Setup of red:
Design alu_top, start of the top module:
module alu_top #(
    parameter A_WIDTH_TOP = 16,
    parameter B_WIDTH_TOP = 16
) (
    input   CLK,rst,
    input   [3 : 0] ALU_FUNC,
    input   [A_WIDTH_TOP - 1 : 0] A,
    input   [B_WIDTH_TOP - 1 : 0] B,
    output  [A_WIDTH_TOP + B_WIDTH_TOP - 1 : 0] Arith_OUT, Logic_OUT, CMP_OUT,Shift_OUT,
    output  Carry_OUT, Arith_Flag, Logic_Flag, CMP_Flag, Shift_Flag
);
wire Arith_EN, Logic_EN, CMP_EN, Shift_EN;
Decoder_Unit U0 (
    .DEC_ALU_FUNC(ALU_FUNC[3 : 2]),
    .DEC_Arith_Enable(Arith_EN),
    .DEC_Logic_Enable(Logic_EN),
    .DEC_CMP_Enable  (CMP_EN),
    .DEC_Shift_Enable(Shift_EN)
);
Arithmetic_Unit #(.A_WIDTH(A_WIDTH_TOP), .B_WIDTH(B_WIDTH_TOP)) U1 (
    .clk(CLK),
    .rst(rst),
    .A(A),
    .B(B),
    .Arith_ALU_FUNC(ALU_FUNC[1 : 0]),
    .Arith_Enable(Arith_EN),
    .Arith_OUT(Arith_OUT),
    .Carry_OUT(Carry_OUT),
    .Arith_Flag(Arith_Flag)
);
Logic_Unit #(.A_WIDTH(A_WIDTH_TOP), .B_WIDTH(B_WIDTH_TOP)) U2 (
    .clk(CLK),
    .rst(rst),
    .A(A),
    .B(B),
    .Logic_ALU_FUNC(ALU_FUNC[1 : 0]),
    .Logic_Enable(Logic_EN),
    .Logic_OUT(Logic_OUT),
    .Logic_Flag(Logic_Flag)
);
CMP_Unit #(.A_WIDTH(A_WIDTH_TOP), .B_WIDTH(B_WIDTH_TOP)) U3 (
    .clk(CLK),
    .rst(rst),
    .A(A),
    .B(B),
  ...
For scale: ~4800 cells after synthesis, roughly 73 flip-flops, about 170 I/O pins, about 0.036 mm² of cells after synthesis.
clock: 166.0 ns
lec_check: 0
abc_area: 0
cap_margin: 15
core_aspect_ratio: 0.5
core_margin: 2
core_utilization: 35
cts_cluster_diameter: 261
cts_cluster_size: 98
min_routing_layer: met1
place_density_lb_addon: 0.01
setup_slack_margin: 5.0
slew_margin: 25
tns_end_percent: 25
run.sh (not shown) runs the stock make flow with config.mk's settings and CLKGATE_MAP_FILE=.
Here is what was changed in the inputs of blue compared with red.
Settings: CORE_UTILIZATION: 35 -> 24; CTS_CLUSTER_SIZE: 98 -> 93; PLACE_DENSITY_LB_ADDON: 0.01 -> 0.0; CORE_ASPECT_RATIO: 0.5 -> unset; SLEW_MARGIN: 25 -> 0; MIN_ROUTING_LAYER: met1 -> met2; ABC_AREA: 0 -> 1.
Results
What blue reported for final non-filler cell total has to be multiplied by 0.79 to get the figure for red. Of the two candidates, red has the better starting DRC count in detailed routing and blue the worse one. blue ended up with met3 as its layer with the highest usage; red ended up with met2. blue vs. red: maximum frequency from static timing analysis saw an increase. red reports its highest-delay cell along the critical path as sky130_fd_sc_hd__nand3_1 while blue reports sky130_fd_sc_hd__clkinv_2. From red to blue the numbers moved as follows: overall global routing resource usage went up by 3.3 points.
diff inputs: blue => green
Settings: CTS_CLUSTER_SIZE changed from 93 to 98; CORE_MARGIN changed from 2 to 10; PLACE_DENSITY newly set to 0.77; MIN_ROUTING_LAYER changed from met2 to met1; CORE_UTILIZATION changed from 24 to 16; PLACE_DENSITY_LB_ADDON removed (was 0.0).
[summary]
green: done, clean on timing, DRC and antenna. Design area in green is 960 µm² higher than in blue. Comparing green and blue, the lower critical path arrival is on green. blue -> green: wire length of the first global-routing pass decreased by more than 10%.
Input-level comparison between orange and green:
Settings: TNS_END_PERCENT no longer set, was 25; SLEW_MARGIN now 20, was 0; CORE_MARGIN now 2, was 10; PLACE_DENSITY no longer set, was 0.77; ABC_AREA no longer set, was 1; SETUP_SLACK_MARGIN no longer set, was 5.0; CAP_MARGIN now 20, was 15; CORE_UTILIZATION now 12, was 16; MIN_ROUTING_LAYER no longer set, was met1; CTS_CLUSTER_DIAMETER no longer set, was 261; CTS_CLUSTER_SIZE no longer set, was 98; the clock period (ns, I/O delays scaled along) now 204.0, was 166.0.
Results
Diff green -> orange: post-DP HPWL up about 17%; tally of max-capacitance violations was more or less identical; setup slack up 25470 ps. orange — area overhead of the layout relative to synthesis 4.4 points higher, green as reference. Taking green as the reference, in orange data-path buffer share of cell area in the final layout went up 0.20 points, cell area went up 0.71%, detail-routed net length per standard cell went up 17%. Between orange and green, it is orange whose first-pass GRT wire length is higher, by 22000 µm.
[inputs] purple vs orange
Settings: changing CORE_UTILIZATION from 12 to 40; changing the clock period (ns, I/O delays scaled along) from 204.0 to 124.0.
==> comparison <==
Die size: purple is under orange. The data required time of the critical path reported for purple is smaller than that of orange by 80020 ps. Against orange, purple reports a global-route usage that is higher. Setup WNS orange -> purple: worse.

========
v2:
Starting RTL as in the previous note.
## alu_top
module alu_top #(
    parameter A_WIDTH_TOP = 16,
    parameter B_WIDTH_TOP = 16
) (
    input   CLK,rst,
    input   [3 : 0] ALU_FUNC,
    input   [A_WIDTH_TOP - 1 : 0] A,
    input   [B_WIDTH_TOP - 1 : 0] B,
    output  [A_WIDTH_TOP + B_WIDTH_TOP - 1 : 0] Arith_OUT, Logic_OUT, CMP_OUT,Shift_OUT,
    output  Carry_OUT, Arith_Flag, Logic_Flag, CMP_Flag, Shift_Flag
);
wire Arith_EN, Logic_EN, CMP_EN, Shift_EN;
Decoder_Unit U0 (
    .DEC_ALU_FUNC(ALU_FUNC[3 : 2]),
    .DEC_Arith_Enable(Arith_EN),
    .DEC_Logic_Enable(Logic_EN),
    .DEC_CMP_Enable  (CMP_EN),
    .DEC_Shift_Enable(Shift_EN)
);
Arithmetic_Unit #(.A_WIDTH(A_WIDTH_TOP), .B_WIDTH(B_WIDTH_TOP)) U1 (
    .clk(CLK),
    .rst(rst),
    .A(A),
    .B(B),
    .Arith_ALU_FUNC(ALU_FUNC[1 : 0]),
    .Arith_Enable(Arith_EN),
    .Arith_OUT(Arith_OUT),
    .Carry_OUT(Carry_OUT),
    .Arith_Flag(Arith_Flag)
);
Logic_Unit #(.A_WIDTH(A_WIDTH_TOP), .B_WIDTH(B_WIDTH_TOP)) U2 (
    .clk(CLK),
    .rst(rst),
    .A(A),
    .B(B),
    .Logic_ALU_FUNC(ALU_FUNC[1 : 0]),
    .Logic_Enable(Logic_EN),
    .Logic_OUT(Logic_OUT),
    .Logic_Flag(Logic_Flag)
);
CMP_Unit #(.A_WIDTH(A_WIDTH_TOP), .B_WIDTH(B_WIDTH_TOP)) U3 (
    .clk(CLK),
    .rst(rst),
    .A(A),
    .B(B),
    .CMP_ALU_FUNC(ALU_FUNC[1 : 0]),
    .CMP_Enable(CMP_EN),
    .CMP_OUT(CMP_OUT),
    .CMP_Flag(CMP_Flag)
);
Shift_Unit #(.A_WIDTH(A_WIDTH_TOP), .B_WIDTH(B_WIDTH_TOP)) U4 (
    .clk(CLK),
    .rst(rst),
    .A(A),
    .B(B),
    .Shift_ALU_FUNC(ALU_FUNC[1 : 0]),
    .Shift_Enable(Shift_EN),
    .Shift_OUT(Shift_OUT),
    .Shift_Flag(Shift_Flag)
);
endmodule
make LEC_CHECK=0 CAP_MARGIN=20 CORE_MARGIN=2 CORE_UTILIZATION=70 CTS_CLUSTER_DIAMETER=81 MAX_ROUTING_LAYER=met4 SLEW_MARGIN=20 finish   # period 98.3 ns
[flow] v2 | stages: complete | final checks: fail | reason: setup timing
diff inputs: v2 => v46
# v2
export LEC_CHECK = 0
export CAP_MARGIN = 20
export CORE_MARGIN = 2
export CORE_UTILIZATION = 70
export CTS_CLUSTER_DIAMETER = 81
export MAX_ROUTING_LAYER = met4
export SLEW_MARGIN = 20
create_clock -name core_clock -period 98.3 [get_ports {CLK}]
# v46
export LEC_CHECK = 0
export CAP_MARGIN = 20
export CORE_MARGIN = 2
export CORE_UTILIZATION = 65
export MAX_ROUTING_LAYER = met4
export SLEW_MARGIN = 20
create_clock -name core_clock -period 105.0 [get_ports {CLK}]
Results
STATUS run=v2 STAGES=ALL_DONE FINAL_CHECKS=FAILED CAUSE=setup timing
v46 finished end to end and its layout was clean on timing, DRC and antenna.
Looking only at routed length per placed instance, and setting everything else aside, the higher value of v46 and v2 goes to v2.
Worst hold margin for v46 is lower than for v2.
v2 → v46: count of inserted antenna diode cells went down by 8, critical path data arrival time up 1760 ps, cell area after layout went down 2400 um^2.
Setup changes, v46 to v32
# v46
export LEC_CHECK = 0
export CAP_MARGIN = 20
export CORE_MARGIN = 2
export CORE_UTILIZATION = 65
export MAX_ROUTING_LAYER = met4
export SLEW_MARGIN = 20
create_clock -name core_clock -period 105.0 [get_ports {CLK}]
# v32
export LEC_CHECK = 0
export CAP_MARGIN = 20
export CORE_MARGIN = 2
export CORE_UTILIZATION = 23
export SLEW_MARGIN = 20
create_clock -name core_clock -period 124.0 [get_ports {CLK}]
[summary]
v32: placed standard-cell area is about 0.6% higher than what v46 reported.
Summary — post-route clock period utilization, v32 relative to v46: lower, by 1.8 points.
Synthesized area came out exactly the same in v46 and v32.
On register-to-register path setup slack, v32 does better than v46.
When v32 is set beside v46, its area share of buffers outside the clock network turns out to be 4.8 points smaller.
Summary — number of tap cells added at floorplan, v32 relative to v46: higher, by 180%.
The inputs of v57 differ from those of v32 as listed below.
# v32
export LEC_CHECK = 0
export CAP_MARGIN = 20
export CORE_MARGIN = 2
export CORE_UTILIZATION = 23
export SLEW_MARGIN = 20
create_clock -name core_clock -period 124.0 [get_ports {CLK}]
# v57
export LEC_CHECK = 0
export CAP_MARGIN = 20
export CORE_MARGIN = 2
export CORE_UTILIZATION = 70
export CTS_CLUSTER_DIAMETER = 134
export MAX_ROUTING_LAYER = met4
export SLEW_MARGIN = 20
create_clock -name core_clock -period 97.7 [get_ports {CLK}]
==> comparison <==
Looking across v57 and v32, the single run that reached the end with no open violations was v32.
From v32 to v57, cell area after synthesis did not move at all.
[compare] base=v32 new=v57: count of plain and timing-repair buffers grew by 379, total die size has decreased, met2 wire length fell 3800 um, per-cell via count in the routed design went up by 1.7, total routed wirelength rose about 2.4%.
| combined global-route utilization of all metal layers | v57 vs v32 | 31 points higher |
Number of inserted filler cells in the final layout: v57 < v32
Share of the clock period used by the worst path after layout: v57 vs v32 up 5.5 points
### v57 -> v31
# v57
export LEC_CHECK = 0
export CAP_MARGIN = 20
export CORE_MARGIN = 2
export CORE_UTILIZATION = 70
export CTS_CLUSTER_DIAMETER = 134
export MAX_ROUTING_LAYER = met4
export SLEW_MARGIN = 20
create_clock -name core_clock -period 97.7 [get_ports {CLK}]
# v31
export LEC_CHECK = 0
export CAP_MARGIN = 20
export CORE_MARGIN = 2
export CORE_UTILIZATION = 72
export CTS_CLUSTER_DIAMETER = 134
export MAX_ROUTING_LAYER = met4
export PLACE_DENSITY = 0.67
export SETUP_SLACK_MARGIN = 5.0
export SLEW_MARGIN = 20
create_clock -name core_clock -period 97.7 [get_ports {CLK}]
## What came out
v31 vs v57: row count down slightly. | v57 | all stages done | FAIL | setup timing |. v31: it failed with a tool error in 5_1_grt, so there are no final results. Worst setup slack before clock tree synthesis is higher on v31. Changes observed in v31 relative to v57: detailed placer's ending HPWL picked up an extra about 0.37%; count of library flops with an enable pin neither gained nor lost much. Post-cts gate resize count, v31 and v57: larger value in v31. v57 has higher standard cell core area than v31. The die of v31 is smaller than the one used in v57. v31 -> v57: area share of and-or/or-and cells after synthesis delta 0, exact match. Reported for v31 and v57, synthesized cell count turned out identical to the last digit. Die boundary width in v31 vs v57: down 3.2 um.
For v24, these inputs were changed with respect to v31:
# v31
export LEC_CHECK = 0
export CAP_MARGIN = 20
export CORE_MARGIN = 2
export CORE_UTILIZATION = 72
export CTS_CLUSTER_DIAMETER = 134
export MAX_ROUTING_LAYER = met4
export PLACE_DENSITY = 0.67
export SETUP_SLACK_MARGIN = 5.0
export SLEW_MARGIN = 20
create_clock -name core_clock -period 97.7 [get_ports {CLK}]
# v24
export LEC_CHECK = 0
export CAP_MARGIN = 20
export CORE_MARGIN = 2
export CORE_UTILIZATION = 29
export SLEW_MARGIN = 20
create_clock -name core_clock -period 131.0 [get_ports {CLK}]
v24 reached the final stage; the timing, design-rule and antenna checks on its layout passed.
From v31 to v24, tally of unique sky130hd cells used after synthesis did not move at all.
The core box area number comes out lower for v31 vs v24.
Of v31 and v24, the run reporting the higher number of resized instances in the post-cts repair step was v31.
Summary of v24 over v31: area figure in the yosys stat output level; number of flip-flops and latches in the synthesized netlist level.
v24 vs v31 — share of the core filled by cells before placement dropped 43 points.
v24 against v31: cell count after placement has increased; number of buffers added for setup after CTS went down by 197.
Going from v31 to v24, die size went up by about 150%; site row count went up by 57%; and-or/or-and share of the synthesized area was more or less identical.
